==> inputs of run D <==
## AHB2CAN_top
module AHB2CAN_top
(
	input logic HCLK, HRESETn, HWRITE, HSEL,
	input logic [31:0] HADDR, HWDATA,
	input logic [1:0] HTRANS,
	input logic [2:0] HBURST, HSIZE,
	output logic [31:0] HRDATA,
	output logic HRESP, HREADYOUT,
	input logic rx_data,
	output logic tx_data
);
make LEC_CHECK=0 CAP_MARGIN=20 CORE_MARGIN=2 CORE_UTILIZATION=72 CTS_CLUSTER_SIZE=93 HOLD_SLACK_MARGIN=-0.07 PLACE_DENSITY=0.35 SETUP_SLACK_MARGIN=0.46 SLEW_MARGIN=20 finish   # period 1.72 ns
run.sh (not shown) runs the stock make flow with config.mk's settings and CLKGATE_MAP_FILE=.
==> inputs of run C, as changes to run D <==
==> flow/config.mk (replaced) <==
export PLATFORM = sky130hd
export DESIGN_NAME = AHB2CAN_top
export DESIGN_NICKNAME = AHB2CAN_top
export VERILOG_FILES = /design/flow/design.v
export SDC_FILE = /design/flow/constraint.sdc
export NUM_CORES = 4
export LEC_CHECK = 0
export CAP_MARGIN = 20
export CELL_PAD_IN_SITES_DETAIL_PLACEMENT = 1
export CELL_PAD_IN_SITES_GLOBAL_PLACEMENT = 1
export CORE_MARGIN = 2
export CORE_UTILIZATION = 50
export CTS_CLUSTER_SIZE = 29
export MAX_ROUTING_LAYER = met4
export PLACE_DENSITY_LB_ADDON = 0.14
export SLEW_MARGIN = 20
==> flow/constraint.sdc (replaced) <==
create_clock -name core_clock -period 9.89 [get_ports {HCLK}]
set_input_delay 1.9780 -clock core_clock [delete_from_list [all_inputs] [get_ports {HCLK}]]
set_output_delay 1.9780 -clock core_clock [all_outputs]
set_load 0.01 [all_outputs]
==> inputs of run R, as changes to run D <==
==> flow/config.mk (replaced) <==
export PLATFORM = sky130hd
export DESIGN_NAME = AHB2CAN_top
export DESIGN_NICKNAME = AHB2CAN_top
export VERILOG_FILES = /design/flow/design.v
export SDC_FILE = /design/flow/constraint.sdc
export NUM_CORES = 4
export LEC_CHECK = 0
export CAP_MARGIN = 20
export CORE_MARGIN = 2
export CORE_UTILIZATION = 70
export CTS_CLUSTER_DIAMETER = 100
export SETUP_SLACK_MARGIN = 0.69
export SLEW_MARGIN = 20
==> flow/constraint.sdc (replaced) <==
create_clock -name core_clock -period 4.94 [get_ports {HCLK}]
set_input_delay 0.9880 -clock core_clock [delete_from_list [all_inputs] [get_ports {HCLK}]]
set_output_delay 0.9880 -clock core_clock [all_outputs]
set_load 0.01 [all_outputs]
==> qor summary <==
Outcome: run D aborted with a tool error; run C finished clean; run R finished clean
Last stage reached: run D global routing (5_1_grt); run C -; run R -
Internal Pwr Total: run D -; run C 4.83 mW; run R 9.30 mW
Layout multi-input combinational cell count: run D -; run C 1691; run R 1691
Instance area at placement: run D 35200 um^2; run C 32200 um^2; run R 32100 um^2
Routed WL per cell: run D -; run C 25.7 um; run R 25.0 um
Delay of the slowest cell on the worst path: run D -; run C 0.60 ns; run R 0.31 ns
End point of the critical path: run D -; run C tx_data; run R tx_data
Wirelength, routed: run D -; run C 94.3 mm; run R 86.7 mm
Area of the core: run D 42900 um^2; run C 61600 um^2; run R 44000 um^2
Clock tree from TritonCTS: run D -; run C built; run R built
Max-area cell class: run D -; run C registers; run R registers
Crit Path Class: run D -; run C register to output pin; run R register to output pin
Largest power group: run D -; run C clock; run R registers
Die height: run D 212 um; run C 253 um; run R 215 um
Total stage count of the critical path: run D -; run C 3; run R 4
Reg2reg end: run D -; run C CANbus.data_stored_command[13]; run R CANbus.data_stored_command[9]
Clock slew seen by the registers of the worst setup and hold paths: run D -; run C 0.06 ns; run R 0.06 ns
Worst Path Buf+Inv: run D -; run C 1; run R 2


==> inputs of garnet <==
Starting RTL as in the previous note.
Settings: LEC_CHECK=0, ABC_AREA=1, CAP_MARGIN=20, CORE_MARGIN=2, CORE_UTILIZATION=72, CTS_CLUSTER_SIZE=94, HOLD_SLACK_MARGIN=0.29, PLACE_DENSITY_LB_ADDON=0.2, SETUP_SLACK_MARGIN=-0.12, SLEW_MARGIN=20; clock period 1.72 ns.
==> cedar: changes against garnet <==
==> flow/config.mk (replaced) <==
export PLATFORM = sky130hd
export DESIGN_NAME = AHB2CAN_top
export DESIGN_NICKNAME = AHB2CAN_top
export VERILOG_FILES = /design/flow/design.v
export SDC_FILE = /design/flow/constraint.sdc
export NUM_CORES = 4
export LEC_CHECK = 0
export CAP_MARGIN = 20
export CELL_PAD_IN_SITES_DETAIL_PLACEMENT = 0
export CELL_PAD_IN_SITES_GLOBAL_PLACEMENT = 0
export CORE_MARGIN = 2
export CORE_UTILIZATION = 72
export CTS_CLUSTER_SIZE = 29
export MAX_ROUTING_LAYER = met4
export PLACE_DENSITY_LB_ADDON = 0.28
export SLEW_MARGIN = 20
==> flow/constraint.sdc (replaced) <==
create_clock -name core_clock -period 5.21 [get_ports {HCLK}]
set_input_delay 1.0420 -clock core_clock [delete_from_list [all_inputs] [get_ports {HCLK}]]
set_output_delay 1.0420 -clock core_clock [all_outputs]
set_load 0.01 [all_outputs]
==> umber: changes against garnet <==
==> flow/config.mk (replaced) <==
export PLATFORM = sky130hd
export DESIGN_NAME = AHB2CAN_top
export DESIGN_NICKNAME = AHB2CAN_top
export VERILOG_FILES = /design/flow/design.v
export SDC_FILE = /design/flow/constraint.sdc
export NUM_CORES = 4
export LEC_CHECK = 0
export CAP_MARGIN = 20
export CORE_MARGIN = 2
export CORE_UTILIZATION = 40
export SLEW_MARGIN = 20
==> flow/constraint.sdc (replaced) <==
create_clock -name core_clock -period 8.89 [get_ports {HCLK}]
set_input_delay 1.7780 -clock core_clock [delete_from_list [all_inputs] [get_ports {HCLK}]]
set_output_delay 1.7780 -clock core_clock [all_outputs]
set_load 0.01 [all_outputs]
==> delta: changes against garnet <==
==> flow/config.mk (replaced) <==
export PLATFORM = sky130hd
export DESIGN_NAME = AHB2CAN_top
export DESIGN_NICKNAME = AHB2CAN_top
export VERILOG_FILES = /design/flow/design.v
export SDC_FILE = /design/flow/constraint.sdc
export NUM_CORES = 4
export LEC_CHECK = 0
export CAP_MARGIN = 20
export CORE_MARGIN = 2
export CORE_UTILIZATION = 66
export SLEW_MARGIN = 20
==> flow/constraint.sdc (replaced) <==
create_clock -name core_clock -period 3.19 [get_ports {HCLK}]
set_input_delay 0.6380 -clock core_clock [delete_from_list [all_inputs] [get_ports {HCLK}]]
set_output_delay 0.6380 -clock core_clock [all_outputs]
set_load 0.01 [all_outputs]
==> comparison table <==
|  | umber | cedar | garnet | delta |
|---|---|---|---|---|
| Result of the run | complete, no violations | complete, no violations | stopped before the end | complete, but fails checks |
| Last stage reached | - | - | global routing | - |
| Reasons for failing layout checks | - | - | - | setup timing |
| Startpoint of the worst setup timing path | CANbus.data_stored_command[31] | CANbus.data_stored_command[31] | - | CANbus.data_stored_command[31] |
| CP max stage cell | clkdlybuf4s50_1 | dfxtp_1 | - | dfxtp_2 |
| Worst r2r path cells | 6 | 5 | - | 7 |
| Share of the yosys chip area belonging to registers | 0.5125 | 0.5125 | 0.3745 | 0.5125 |
| Category of the worst setup path launch point | register | register | - | register |
| Insertion delay of the later-clocked pin in the worst-skew pair | 670 ps | 660 ps | - | 650 ps |
| Min-Delay Path Depth | 0 | - | - | 0 |
| Signed area change from the synthesized netlist to the final layout | 14.84% | 11.67% | - | 18.84% |
| Critical Path AT | 6360 ps | 4120 ps | - | 2970 ps |
| WL met2 | 42.03 mm | 42.45 mm | - | 44.77 mm |
| Placed cells | 3654 | 3211 | 7926 | 3306 |
| Total die size | 0.08003 mm² | 0.04489 mm² | 0.06110 mm² | 0.04889 mm² |
| DP Area | 0.03245 mm² | 0.03205 mm² | 0.05116 mm² | 0.03306 mm² |
No activity file was given, so power comes from the tool's default toggle rates.
